// IOTDF
module IOTDF( clk, rst, in_en, iot_in, fn_sel, busy, valid, iot_out);
Size: ~140 I/O pins, about 36,000 sq um of cells after synthesis.
export LEC_CHECK = 0
export ABC_AREA = 1
export CAP_MARGIN = 20
export CORE_ASPECT_RATIO = 0.5
export CORE_MARGIN = 8
export CORE_UTILIZATION = 72
export CTS_CLUSTER_DIAMETER = 294
export CTS_CLUSTER_SIZE = 76
export GPL_ROUTABILITY_DRIVEN = 0
export HOLD_SLACK_MARGIN = 0.13
export PLACE_DENSITY = 0.89
export SETUP_SLACK_MARGIN = 0.54
export SLEW_MARGIN = 40
export TNS_END_PERCENT = 5
create_clock -name core_clock -period 10.0 [get_ports {clk}]
run.sh (not shown) runs the stock make flow with config.mk's settings and CLKGATE_MAP_FILE=.
The starting point stopped in 5_1_grt with GRT-0232.
Next try:
ABC_AREA = not set   (was 1)
CORE_ASPECT_RATIO = not set   (was 0.5)
CORE_MARGIN = 2   (was 8)
CTS_CLUSTER_DIAMETER = not set   (was 294)
CTS_CLUSTER_SIZE = 33   (was 76)
GPL_ROUTABILITY_DRIVEN = not set   (was 0)
HOLD_SLACK_MARGIN = not set   (was 0.13)
PLACE_DENSITY = 0.95   (was 0.89)
SETUP_SLACK_MARGIN = not set   (was 0.54)
SLEW_MARGIN = 20   (was 40)
TNS_END_PERCENT = not set   (was 5)
clock period = 4.5 ns   (was 10.0 ns; I/O delays follow)
Effect: The changed run completed and failed the layout checks on negative setup slack. Die size is lower by 13%. Synthesized area is lower by about 2.6%. Synthesized cell count is lower by about 20%.

job 5455:
The RTL this note starts from:
==> flow/design.v <==
`timescale 1ns/10ps
module IOTDF( clk, rst, in_en, iot_in, fn_sel, busy, valid, iot_out);
input        clk;
input        rst;
input        in_en;
input  [7:0] iot_in;
input  [2:0] fn_sel;
output     busy;
output reg valid;
output reg [127:0] iot_out;
parameter GRAY2BIN = 3'b001; 
parameter FIR      = 3'b010; 
reg [9:0] counter;
reg [9:0] counter_delay1;
reg [9:0] counter_delay2;
reg [127:0] iot_data;
reg [127:0] prep_to_out;
reg [127:0] prep_to_output;
reg [127:0] wait_to;
always @(posedge clk or posedge rst) begin
    if(rst) begin
        counter <= 0;
    end else if(in_en) begin
        if (counter == 960) counter <= 0;
        else counter <= counter + 1;
    end else begin
        counter <= counter;
    end 
end
always @(posedge clk or posedge rst) begin
    if(rst) begin
        counter_delay1 <= 0;
        counter_delay2 <= 0;
    end else if(in_en) begin
        counter_delay1 <= counter;
        counter_delay2 <= counter_delay1;
    end else begin
        counter_delay1 <= counter_delay1;
        counter_delay2 <= counter_delay2;
    end
end
always @(posedge clk or posedge rst) begin
    if(rst) begin
        iot_data <= 0;
    end else if(in_en) begin
        iot_data[7:0] <= iot_in;
        iot_data[127:8] <= iot_data[119:0];
    end else begin
        iot_data <= iot_data;
    end
end
always @(posedge clk) begin
    if(!rst && in_en) begin
        wait_to <= iot_data;
    end else begin
        wait_to <= wait_to;
    end
end
integer idx;
always @(*) begin
    if(rst) begin
        prep_to_out = 0;
        prep_to_output = 0;
    end else if(in_en) begin
        if(fn_sel == GRAY2BIN) begin
            if (counter_delay1[3:0] == 15) begin
                prep_to_output = 0;
                prep_to_out[127] = iot_data[127];
                for (idx = 126; idx >= 0; idx = idx - 1) begin
                    prep_to_out[idx] = prep_to_out[idx + 1] ^ iot_data[idx];
                end
            end else begin
                prep_to_out = 0;
                prep_to_output = 0;
            end
        end else if(fn_sel == FIR) begin
            if (counter_delay1[3:0] == 15) begin
                prep_to_out = iot_data;
                prep_to_output = 0;
            end else if (counter_delay2[3:0] == 15) begin
                prep_to_out = wait_to;
                prep_to_output[127:120] = (((prep_to_out[127:120] * 8'd5) >> 3)+ 1) >> 1;
                prep_to_output[119:112] = ((((prep_to_out[119:112] * 8'd5)+(prep_to_out[127:120] * 8'd9)) >> 3)+ 1) >> 1;
                prep_to_output[111:104] = ((((prep_to_out[111:104] * 8'd5)+(prep_to_out[119:112] * 8'd9)+(prep_to_out[127:120] * 8'd2)) >>3)+ 1) >> 1;
                prep_to_output[103:96] = ((((prep_to_out[103:96] * 8'd5)+(prep_to_out[111:104] * 8'd9)+(prep_to_out[119:112] * 8'd2)) >>3)+ 1) >> 1;
                prep_to_output[95:88] = ((((prep_to_out[95:88] * 8'd5)+(prep_to_out[103:96] * 8'd9)+(prep_to_out[111:104] * 8'd2)) >>3)+ 1) >> 1;
                prep_to_output[87:80] = ((((prep_to_out[87:80] * 8'd5)+(prep_to_out[95:88] * 8'd9)+(prep_to_out[103:96] * 8'd2)) >>3)+ 1) >> 1;
                prep_to_output[79:72] = ((((prep_to_out[79:72] * 8'd5)+(prep_to_out[87:80] * 8'd9)+(prep_to_out[95:88] * 8'd2)) >>3)+ 1) >> 1;
                prep_to_output[71:64] = ((((prep_to_out[71:64] * 8'd5)+(prep_to_out[79:72] * 8'd9)+(prep_to_out[87:80] * 8'd2)) >>3)+ 1) >> 1;
                prep_to_output[63:56] = ((((prep_to_out[63:56] * 8'd5)+(prep_to_out[71:64] * 8'd9)+(prep_to_out[79:72] * 8'd2)) >>3)+ 1) >> 1;
                prep_to_output[55:48] = ((((prep_to_out[55:48] * 8'd5)+(prep_to_out[63:56] * 8'd9)+(prep_to_out[71:64] * 8'd2)) >>3)+ 1) >> 1;
                prep_to_output[47:40] = ((((prep_to_out[47:40] * 8'd5)+(prep_to_out[55:48] * 8'd9)+(prep_to_out[63:56] * 8'd2)) >>3)+ 1) >> 1;
                prep_to_output[39:32] = ((((prep_to_out[39:32] * 8'd5)+(prep_to_out[47:40] * 8'd9)+(prep_to_out[55:48] * 8'd2)) >>3)+ 1) >> 1;
                prep_to_output[31:24] = ((((prep_to_out[31:24] * 8'd5)+(prep_to_out[39:32] * 8'd9)+(prep_to_out[47:40] * 8'd2)) >>3)+ 1) >> 1;
                prep_to_output[23:16] = ((((prep_to_out[23:16] * 8'd5)+(prep_to_out[31:24] * 8'd9)+(prep_to_out[39:32] * 8'd2)) >>3)+ 1) >> 1;
                prep_to_output[15:8] = ((((prep_to_out[15:8] * 8'd5)+(prep_to_out[23:16] * 8'd9)+(prep_to_out[31:24] * 8'd2)) >>3)+ 1) >> 1;
                prep_to_output[7:0] = ((((prep_to_out[7:0] * 8'd5)+(prep_to_out[15:8] * 8'd9)+(prep_to_out[23:16] * 8'd2)) >>3)+ 1) >> 1;
            end else begin
                prep_to_out = 0;
                prep_to_output = 0;
            end
        end else begin
            prep_to_out = 0;
            prep_to_output = 0;
        end
    end else begin
        prep_to_out = 0;
        prep_to_output = 0;
    end
end
assign busy = 0;
always @(posedge clk or posedge rst) begin
    if(rst) begin
        valid <= 0;
    end else if(in_en) begin
        case(fn_sel)
            GRAY2BIN: begin
                if (counter_delay1[3:0] == 15) begin
                    valid <= 1;
                end else begin
                    valid <= 0;
                end
            end
            FIR: begin
                if (counter_delay2[3:0] == 15) begin
                    valid <= 1;
                end else begin
                    valid <= 0;
                end
            end
            default: begin
                valid <= 0;
            end
        endcase
    end
end
always @(posedge clk or posedge rst) begin
    if(rst) begin
        iot_out <= 0;
    end else if(in_en) begin
        case(fn_sel)
            GRAY2BIN: begin
                if (counter_delay1[3:0] == 15) begin
                    iot_out <= prep_to_out;
                end
            end
            FIR: begin
                if (counter_delay2[3:0] == 15) begin
                    iot_out <= prep_to_output;
                end 
            end
            default: begin
                iot_out <= 1'b0;
            end
        endcase
    end
end
endmodule
make LEC_CHECK=0 CAP_MARGIN=20 CORE_MARGIN=2 CORE_UTILIZATION=71 CTS_CLUSTER_SIZE=36 MAX_ROUTING_LAYER=met4 SLEW_MARGIN=20 finish   # period 4.41 ns
Job 5455: flow complete, layout not clean; failing: setup timing
Changes in job 2908 relative to job 5455:
diff --git a/flow/config.mk b/flow/config.mk
--- a/flow/config.mk
+++ b/flow/config.mk
@@ -10,3 +10,2 @@
-export CORE_UTILIZATION = 71
-export CTS_CLUSTER_SIZE = 36
-export MAX_ROUTING_LAYER = met4
+export CORE_UTILIZATION = 40
+export PLACE_DENSITY = 0.6
==> flow/constraint.sdc <==
create_clock -name core_clock -period 5.16 [get_ports {clk}]
set_input_delay 1.0320 -clock core_clock [delete_from_list [all_inputs] [get_ports {clk}]]
set_output_delay 1.0320 -clock core_clock [all_outputs]
set_load 0.01 [all_outputs]
Findings:
Having completed the whole flow, job 2908 delivered a layout that passed the timing, DRC and antenna checks.
Going from job 5455 to job 2908, well tap count grew by more than half.
From job 5455 to job 2908 the numbers moved as follows: maximum clock frequency saw a decrease; global-route wire length before repair now sits lower; clock latency of the later-clocked register in the worst-skew pair about even; ratio of final minimum period to clock period down 13 points; number of global-route vias before repair now smaller.
Compared job 2908 vs job 5455, and count of standard-cell rows is up in job 2908.
Job 2908 vs. job 5455: number of placed instances, taps included went up by 282.
diff inputs: job 2908 => job 3375
diff --git a/flow/config.mk b/flow/config.mk
--- a/flow/config.mk
+++ b/flow/config.mk
@@ -10,2 +10,2 @@
-export CORE_UTILIZATION = 40
-export PLACE_DENSITY = 0.6
+export CORE_UTILIZATION = 48
+export SETUP_SLACK_MARGIN = 1.52
==> flow/constraint.sdc <==
create_clock -name core_clock -period 5.21 [get_ports {clk}]
set_input_delay 1.0420 -clock core_clock [delete_from_list [all_inputs] [get_ports {clk}]]
set_output_delay 1.0420 -clock core_clock [all_outputs]
set_load 0.01 [all_outputs]
[summary]
- Job 3375 vs. job 2908: final non-filler cell total climbed 201, cell area rose by 20%.
- Going from job 2908 to job 3375, placement-stage cell area grows by about 0.8%.
- Re number of cells on the critical path: job 2908 was higher than job 3375.
- Looking at job 3375 and job 2908, the insertion delay at the late pin of the worst-skew pair is a wash.
- Post-layout worst setup margin improves in job 3375 relative to job 2908.
- Utilization job 2908 -> job 3375: up
--- input diff job 3375..job 3446 ---
diff --git a/flow/config.mk b/flow/config.mk
--- a/flow/config.mk
+++ b/flow/config.mk
@@ -10,2 +10,5 @@
-export CORE_UTILIZATION = 48
-export SETUP_SLACK_MARGIN = 1.52
+export CORE_UTILIZATION = 72
+export CTS_CLUSTER_SIZE = 36
+export HOLD_SLACK_MARGIN = -0.1
+export MAX_ROUTING_LAYER = met4
+export PLACE_DENSITY_LB_ADDON = 0.25
==> flow/constraint.sdc <==
create_clock -name core_clock -period 4.41 [get_ports {clk}]
set_input_delay 0.8820 -clock core_clock [delete_from_list [all_inputs] [get_ports {clk}]]
set_output_delay 0.8820 -clock core_clock [all_outputs]
set_load 0.01 [all_outputs]
### Flow results
The final report for job 3446 shows a completed flow and a layout that fails verification, specifically setup timing.
Job 3446 against job 3375: first-pass GRT wire length +about 1.6%, via count of the first global-routing pass climbed 1909, total area of multi-input combinational cells has decreased.
For vertical die size, dividing the value from job 3446 by the value from job 3375 gives 0.819.
Well tap count went down by more than a quarter going from job 3375 to job 3446.
Input changes introduced in job 4238 (baseline for comparison: job 3446):
diff --git a/flow/config.mk b/flow/config.mk
--- a/flow/config.mk
+++ b/flow/config.mk
@@ -10,5 +10,2 @@
-export CORE_UTILIZATION = 72
-export CTS_CLUSTER_SIZE = 36
-export HOLD_SLACK_MARGIN = -0.1
-export MAX_ROUTING_LAYER = met4
-export PLACE_DENSITY_LB_ADDON = 0.25
+export CORE_UTILIZATION = 40
+export PLACE_DENSITY = 0.6
==> flow/constraint.sdc <==
create_clock -name core_clock -period 10.0 [get_ports {clk}]
set_input_delay 2.0000 -clock core_clock [delete_from_list [all_inputs] [get_ports {clk}]]
set_output_delay 2.0000 -clock core_clock [all_outputs]
set_load 0.01 [all_outputs]
## What came out
- When job 4238 is measured against job 3446, its clock tree buffer count of the final layout turns out 4 higher.
- Looking at headroom to the max-slew limit across job 4238 and job 3446, the one that comes out lower is job 3446.
- First-iteration DRC count for job 4238: 64% down relative to job 3446
- Job 4238: PASS, flow complete, no timing, DRC or antenna violations
- Job 4238 — number of setup buffers added after CTS 34 lower, job 3446 as reference
Here is what was changed in the inputs of job 4381 compared with job 4238.
diff --git a/flow/config.mk b/flow/config.mk
--- a/flow/config.mk
+++ b/flow/config.mk
@@ -10 +10,2 @@
-export CORE_UTILIZATION = 40
+export CORE_UTILIZATION = 67
+export MAX_ROUTING_LAYER = met4
==> flow/constraint.sdc <==
create_clock -name core_clock -period 4.37 [get_ports {clk}]
set_input_delay 0.8740 -clock core_clock [delete_from_list [all_inputs] [get_ports {clk}]]
set_output_delay 0.8740 -clock core_clock [all_outputs]
set_load 0.01 [all_outputs]
- Job 4381 completed end to end; final checks failed (setup timing).
- Job 4381 vs job 4238, count of endpoints failing setup in the final report went up by 34.
- Final weighted congestion of routability-driven global placement: job 4381 > job 4238
- Die size ended up 36000 um^2 lower on job 4381 than on job 4238.
- Relative to job 4238, cell depth of the worst hold path increased by 1 in job 4381.
- Cell area reported after detailed placement was lower in job 4238 than in job 4381.
- Summary — HPWL after detailed placement, job 4381 relative to job 4238: higher, by about 9%.
- Job 4381: number of inserted filler cells in the final layout 5550 below job 4238
- Diff job 4238 -> job 4381: wire length has increased; total of plain and repair buffers excluding clock buffers rose 439.
